==> onyx <==
==> flow/design.v <==
module keypad_encoder_4x4(input [7:0]data,output reg [3:0] encode_data);
  always @(data) begin
    case(data)
      8'h81: encode_data = 4'd0;
      8'h82: encode_data = 4'd1;
      8'h84: encode_data = 4'd2;
      8'h88: encode_data = 4'd3;
      8'h41: encode_data = 4'd4;
      8'h42: encode_data = 4'd5;
      8'h44: encode_data = 4'd6;
      8'h48: encode_data = 4'd7;
      8'h21: encode_data = 4'd8;
      8'h22: encode_data = 4'd9;
      8'h24: encode_data = 4'd10;
      8'h28: encode_data = 4'd11;
      8'h11: encode_data = 4'd12;
      8'h12: encode_data = 4'd13;
      8'h14: encode_data = 4'd14;
      8'h18: encode_data = 4'd15;
      default: encode_data = 4'd0;
  endcase
 end
endmodule
module keypad_scanner #(parameter rows_count=4, 
                        parameter cols_count=4)(input clk, rst, start, input [rows_count-1:0] rows, input ack, 
                                                output reg[cols_count-1:0] cols,output reg[cols_count+rows_count-1:0] data, output reg done);
  typedef enum {scan_rows, detect_row, wait_key_release} States_e;
  States_e state,nextState;
  always_ff @(posedge clk) begin: rst_clk_blk
    if(!rst) begin
      state <= scan_rows;
    end
    else
      state <= nextState;
  end:rst_clk_blk
  always_ff @(posedge clk) begin: Scanning
   if (!rst) begin 
      cols <= '0;
      cols[0] <= 1; 
   end
   else begin
   if(start == 1) begin:start_fsm
    case(state) 
      scan_rows: begin
                     if(rows == 0) begin
                       cols <= {cols[cols_count-2:0],cols[cols_count-1]}; 
                     end
      end
 endcase
   end
  end
  end:Scanning
  always_comb begin
     case(state) 
      scan_rows: begin 
                   data = '0;
                   done = 0;
                 end
      detect_row: begin 
                    if (ack == 0) begin data = {rows,cols};
                                        done = 1;
                                  end
                    else begin data = 0;
                               done = 0;
                  end
                end            
      wait_key_release: begin 
                   data = 0;
                   done = 0;
                 end  
      default: begin 
                   data = 0;
                   done = 0;
                 end  
    endcase
  end
  always_comb begin: state_change
   case(state) 
     scan_rows: begin
                 if(rows != 0 )
                      nextState = detect_row;
                 else
                      nextState = scan_rows;
     end
     detect_row: if(ack == 1) begin
                    nextState = wait_key_release;
                 end
                 else nextState = detect_row;
     wait_key_release: if(rows != 0) nextState = wait_key_release;
                       else          nextState = scan_rows;
     default: nextState = scan_rows;
   endcase
  end:state_change
endmodule
module keypad_controller #(parameter cols_count=4,parameter rows_count=4)(
                           input clk, rst, enable, ack,
                           output [cols_count-1:0] cols,
                           input [rows_count-1:0]rows,
                           output reg [3:0] encode_data,
                           output reg done);
  wire [cols_count+rows_count-1:0] data;
  keypad_scanner kpad_scanner(.clk(clk), .rst(rst), .start(enable), .rows(rows),.cols(cols),.data(data),.ack(ack),.done(done));
  keypad_encoder_4x4 kpad_encode(.data(data),.encode_data(encode_data));
endmodule
module alu #(parameter BCDdigits=2)(           input [3:0]operator,
					       input bit op1_sign,
					       input bit op2_sign,
                                               input [BCDdigits*4-1:0] operand1,operand2,
                                               output reg [BCDdigits*4*2-1:0]result,
                                               output reg sign);
  parameter plus     = 4'd10;
  parameter subtract = 4'd11;
  parameter mul      = 4'd12;
  parameter div      = 4'd13;
  always_comb begin
     sign = 0;
     case(operator) 
        plus: begin
             if(op1_sign == 0 && op2_sign == 0) begin
	     result =  operand1 + operand2;
             sign = 0;
	     end
	     else if(op1_sign == 0 && op2_sign == 1) begin
	     result =  operand1 - operand2;
             sign = 0;
	     end
	     else if(op1_sign == 1 && op2_sign == 0) begin
	       if (operand1 < operand2) begin
	         result =  operand2 - operand1;
                 sign = 0;
	       end
	       else begin
	         result = operand1 - operand2;
	         sign = 1;
	       end
	       end
	     else begin
	     result =  operand1 + operand2;
             sign = 1;
	     end
            end
        subtract: begin
             if(op1_sign == 0 && op2_sign == 0) begin
	      if (operand1 < operand2) begin
               result = operand2 - operand1;
               sign = 1;
             end
             else begin
               result = operand1 - operand2;
               sign = 0;
             end
             end
            else if(op1_sign == 1 && op2_sign == 1) begin
	      if (operand1 < operand2) begin
               result = operand2 - operand1;
               sign = 0;
             end
             else begin
               result = operand1 - operand2;
               sign = 1;
             end
             end
            else if(op1_sign == 0 && op2_sign == 1) begin
	       result = operand1 + operand2;
               sign = 0;
            end
            else begin
	       result = operand1 + operand2;
               sign = 1;
             end
            end
        mul: begin
             if(op1_sign == 0 && op2_sign == 0) begin
	      result =  operand1 * operand2;
              sign = 0;
	     end
	     else if(op1_sign == 0 && op2_sign == 1) begin
	     result =  operand1 * operand2;
             sign = 1;
	     end
	     else if(op1_sign == 1 && op2_sign == 0) begin
	     result =  operand1 * operand2;
             sign = 1;
	     end
	     else begin
	     result =  operand1 * operand2;
             sign = 0;
	     end
            end
        div: begin
               if(operand2 == 0) result = 0;      
               else  begin
             if(op1_sign == 0 && op2_sign == 0) begin
	      result =  operand1 / operand2;
              sign = 0;
	     end
	     else if(op1_sign == 0 && op2_sign == 1) begin
	     result =  operand1 / operand2;
             sign = 1;
	     end
	     else if(op1_sign == 1 && op2_sign == 0) begin
	     result =  operand1 / operand2;
             sign = 1;
	     end
	     else begin
	     result =  operand1 / operand2;
             sign = 0;
	     end
	       end
            end
        default: begin 
	          result = 0;
		  sign = 0;
		 end
      endcase
  end
endmodule
module BCD2binary #(parameter BCDdigits = 4)(input [BCDdigits*4-1:0] bcd,
                                             output reg [BCDdigits*4-1:0] binary);
 always @(bcd)begin
    binary = bcd[15:12]* 10'd1000 + bcd[11:8] * 8'd100 +bcd[7:4] * 8'd10 + bcd[3:0]; 
 end
endmodule
module binary2BCD(input [15:0] binary,
                  output reg [15:0] bcd);
  reg[3:0] digit1,digit2,digit3,digit4;
  integer counter;
  always @(binary) begin
      digit1 = 0;
      digit2 = 0;
      digit3 = 0;
      digit4 = 0;
      counter = 0;
   if(binary <= 16'h270f) begin   
    for (counter = 15; counter >= 0; counter = counter - 1) begin
      if(digit2 >= 5)  digit2 = digit2 + 3;
      if(digit3 >= 5)  digit3 = digit3 + 3;
      if(digit4 >= 5)  digit4 = digit4 + 3;
      digit1 = digit1 << 1;
      digit1[0] = digit2[3];
      digit2 = digit2 << 1;
      digit2[0] = digit3[3];
      digit3 = digit3 << 1;
      digit3[0] = digit4[3];
      digit4 = digit4 << 1;
      digit4[0] = binary[counter];  
    end
   bcd = {digit1,digit2,digit3,digit4};
  end
  else begin
    bcd = {4'h0,4'ha,4'hb,4'hb};
  end
  end
endmodule
`timescale 1 ns / 1 ns
module control_logic #(parameter BCDdigits=2)(input [3:0] data,
                                            input clk, rst, done,
                                            output reg ack,
                                            output reg [BCDdigits*4*2-1:0] display,
                                            output reg sign);
  typedef enum {start, receiveBCDdigits_set1, receiveOperation, receiveBCDdigits_set2, compute_and_continue, ack_BCDdigits_set1, ack_BCDdigits_set2, ack_operation} States_e;
  States_e state,nextState;
  reg [BCDdigits*4-1:0] operand1,operand2;
  reg [3:0] operator;
  reg op1_sign;
  wire [BCDdigits*4*2-1:0] op_bin1,op_bin2;
  wire [BCDdigits*4*2-1:0] op;
  wire op2_sign,alu_sign;
  reg [15:0] alu_op1,alu_op2;    
  reg [31:0] alu_result;
  reg [15:0] condt_result;
  assign condt_result = (alu_result > 32'd9999) ? '1:alu_result[15:0];
  assign op2_sign = '0;
  alu#(.BCDdigits(4)) alu(.operator(operator),.operand1(op_bin1),.operand2(op_bin2),.result(alu_result),.sign(alu_sign),.op1_sign(op1_sign),.op2_sign(op2_sign));  
  BCD2binary bb1(.bcd(alu_op1),.binary(op_bin1));
  BCD2binary bb2(.bcd(alu_op2),.binary(op_bin2));
  binary2BCD b2b(.binary(condt_result),.bcd(op));
  always_ff @(posedge clk) begin: rst_clk_blk
    if(!rst) begin
     state <= start;
    end
    else
      state <= nextState;
  end:rst_clk_blk
 always @(posedge clk) begin:fsm_logic
      case(state)
        start:   begin  ack <= '0;
                   operand1 <= '0;
                   operand2 <= '0;
                   operator <= '0;
                   alu_op1  <= '0;
                   alu_op2  <= '0; 
                   op1_sign <= '0;
                 end
        receiveBCDdigits_set1: begin 
                            ack <= 1;
                            if(data <= 4'd9) begin   
                              operand1 <= {operand1[BCDdigits*4-4-1:0],data};   
                            end
                            sign <= 0;
                           end
        ack_BCDdigits_set1: 
                            begin 
                               ack <= 0;
                               alu_op1 <= operand1;
                               display <= operand1;
                            end
        receiveOperation: begin
                           ack <= 1;
                           operator <= data[3:0];   
                          end
        ack_operation: 
                       begin 
                          ack <= 0;
                       end
        receiveBCDdigits_set2: begin 
                           ack <= 1;
                             operand2 <= {operand2[BCDdigits*4-4-1:0],data};   
                           sign <= 0;
                         end
        ack_BCDdigits_set2: 
                            begin
                              ack <= 0;
			      sign <= 0;
                              display <= operand2;
                              alu_op2 <= operand2;
                            end
        compute_and_continue: begin 
                         ack <= 1;
                         if(data >=4'd9) begin   
                           if(op != 16'habb) alu_op1 <= op;
                           else alu_op1 <= 0;
                           op1_sign <= alu_sign;
                           operand2 <= '0;
                           alu_op2 <= '0;
                           operator <= data[3:0];
                           display <= op; 
			   sign <= alu_sign;
                         end
                   end
        endcase
  end:fsm_logic
  always_comb begin: always_comb_nextstate
    case(state)
         start:           if(done == 1) nextState = receiveBCDdigits_set1;
                          else nextState = start;
        receiveBCDdigits_set1: 
                          if (done == 1) nextState = ack_BCDdigits_set1;
                          else nextState = receiveBCDdigits_set1;
        ack_BCDdigits_set1: 
                         if(done == 1 && data <= 4'd9) 
                           nextState = receiveBCDdigits_set1;
                         else if (done == 1 && data <=4'd13) 
                           nextState = receiveOperation;
                         else if(done ==1)
                           nextState = start;
                         else nextState = ack_BCDdigits_set1;
        receiveOperation:
                          if(done == 1) nextState = ack_operation;
                          else nextState = receiveOperation;
        ack_operation: 
                     if(done==1)
                       nextState = receiveBCDdigits_set2;
                     else nextState = ack_operation;
        receiveBCDdigits_set2:
                          if (done == 1) nextState = ack_BCDdigits_set2;
                          else nextState = receiveBCDdigits_set2;
        ack_BCDdigits_set2:
                         if(done == 1 && data <= 4'd9) 
                           nextState = receiveBCDdigits_set2;
                         else if (done == 1 && data <= 4'd14) 
                           nextState = compute_and_continue;
                         else if(done ==1)
                           nextState = start;
                         else nextState = ack_BCDdigits_set2;
        compute_and_continue: if (data <= 4'd13)
                           nextState = ack_operation;
                         else if (done == 1)
                           nextState = start;
                         else nextState = compute_and_continue;
        default : nextState = start;       
        endcase
  end: always_comb_nextstate
endmodule
module BCD2seg7 (input [3:0] bcd,
                 output reg [7:0]leds);
	always @(bcd)
		case (bcd)      
			4'h0: leds = 8'b0111_1110;
	   		4'h1: leds = 8'b0011_0000;
			4'h2: leds = 8'b0110_1101;
			4'h3: leds = 8'b0111_1001;
			4'h4: leds = 8'b0011_0011;
			4'h5: leds = 8'b0101_1011;
			4'h6: leds = 8'b0101_1111;
			4'h7: leds = 8'b0111_0000;
			4'h8: leds = 8'b0111_1111;
			4'h9: leds = 8'b0111_1011;
			4'ha: leds = 8'b0100_1111;   
			4'hb: leds = 8'b0000_0101;   
			default: leds = 8'b0000_0000;
		endcase
endmodule
module display #(parameter BCDdigits = 2)(input [BCDdigits*4*2-1:0] display_data,
                                          output wire [7:0]seven_seg_data1,seven_seg_data2,seven_seg_data3,seven_seg_data4);
 BCD2seg7 disp1(.bcd(display_data[15:12]),.leds(seven_seg_data1));
 BCD2seg7 disp2(.bcd(display_data[11:8]),.leds(seven_seg_data2));
 BCD2seg7 disp3(.bcd(display_data[7:4]),.leds(seven_seg_data3));
 BCD2seg7 disp4(.bcd(display_data[3:0]),.leds(seven_seg_data4));
endmodule
`timescale 1 ns / 1 ns
module calculator #(parameter BCDdigits = 2,parameter cols_count=4,parameter rows_count=4)(
                                                                                          input clk,rst,start,
                                                                                          output [cols_count-1:0] cols,
                                                                                          input [rows_count-1:0] rows,
                                                                                          output reg [7:0] digit1,digit2,digit3,digit4,
                                                                                          output reg sign);
  wire [BCDdigits*4*2-1:0] display;
  wire [3:0]encode_data;
  wire done,ack;
  keypad_controller kpad_controller(.clk(clk), .rst(rst), .enable(start), .ack(ack),.cols(cols),.rows(rows),.encode_data(encode_data),.done(done));
  control_logic control_logic(.data(encode_data), .clk(clk), .rst(rst), .done(done), .ack(ack), .display(display),.sign(sign));
  display disp(.display_data(display[15:0]),.seven_seg_data1(digit1),.seven_seg_data2(digit2),.seven_seg_data3(digit3),.seven_seg_data4(digit4));
 endmodule
==> flow/run.sh <==
#!/bin/bash
# the make line also repeats each setting of config.mk as NAME=value (left out here)
make -C /OpenROAD-flow-scripts/flow DESIGN_CONFIG=/design/flow/config.mk WORK_HOME=/design/flow/orfs CLKGATE_MAP_FILE= finish
==> flow/config.mk <==
export PLATFORM = sky130hd
export DESIGN_NAME = calculator
export DESIGN_NICKNAME = calculator
export VERILOG_FILES = /design/flow/design.v
export SDC_FILE = /design/flow/constraint.sdc
export NUM_CORES = 4
export LEC_CHECK = 0
export ABC_AREA = 0
export CAP_MARGIN = 25
export CELL_PAD_IN_SITES_DETAIL_PLACEMENT = 1
export CELL_PAD_IN_SITES_GLOBAL_PLACEMENT = 3
export CORE_ASPECT_RATIO = 1.6
export CORE_MARGIN = 2
export CORE_UTILIZATION = 40
export CTS_CLUSTER_DIAMETER = 220
export HOLD_SLACK_MARGIN = -0.06
export MAX_ROUTING_LAYER = met4
export SETUP_SLACK_MARGIN = 5.0
export SLEW_MARGIN = 25
export TNS_END_PERCENT = 10
==> flow/constraint.sdc <==
create_clock -name core_clock -period 86.0 [get_ports {clk}]
set_input_delay 17.2000 -clock core_clock [delete_from_list [all_inputs] [get_ports {clk}]]
set_output_delay 17.2000 -clock core_clock [all_outputs]
set_load 0.01 [all_outputs]
==> inputs of sierra, as changes to onyx <==
Settings changed: ABC_AREA 0 to unset, CAP_MARGIN 25 to 20, CELL_PAD_IN_SITES_DETAIL_PLACEMENT 1 to unset, CELL_PAD_IN_SITES_GLOBAL_PLACEMENT 3 to unset, CORE_ASPECT_RATIO 1.6 to unset, CORE_UTILIZATION 40 to 35, CTS_CLUSTER_DIAMETER 220 to unset, HOLD_SLACK_MARGIN -0.06 to unset, MAX_ROUTING_LAYER met4 to unset, SETUP_SLACK_MARGIN 5.0 to unset, SLEW_MARGIN 25 to 20, TNS_END_PERCENT 10 to unset.
==> flow/constraint.sdc (replaced) <==
create_clock -name core_clock -period 81.7 [get_ports {clk}]
set_input_delay 16.3400 -clock core_clock [delete_from_list [all_inputs] [get_ports {clk}]]
set_output_delay 16.3400 -clock core_clock [all_outputs]
set_load 0.01 [all_outputs]
==> qor summary <==
item                                                                        onyx          sierra
Fraction of met2 tracks used by global routing                             66.6%           33.9%
Total met3 wirelength after detailed routing                             4140 um         5110 um
Multi-input gates                                                           4284            4283
Status                                                            finished clean  finished clean
Largest net degree at the start of global routing                             39              41
Smallest setup slack after layout                                        7990 ps         3970 ps
FILL cells                                                                 11385           10601
Nets@finish                                                                 5859            5685
Pin slew with the least headroom to its limit                            1260 ps         1080 ps
Met3 Use GR                                                                2.42%           1.27%
Cell resize tally after clock tree synthesis                                 112              45
Largest driver fanout on the critical path                                     8              14
Global Route Usage Sum                                                     33.1%           20.0%
Total buffers and inverters traversed by the critical path                    21              25
Final core occ                                                             47.7%           40.2%
Combined area of the multi-input logic cells                          33700 um^2      33100 um^2
Tapcell Cnt                                                                 1207            1380
Arrival time of the worst setup path                                    78320 ps        77990 ps
Total detailed-routing wirelength                                      158000 um       114000 um
Relative area of clock buffers and inverters in the final design          0.705%          0.797%
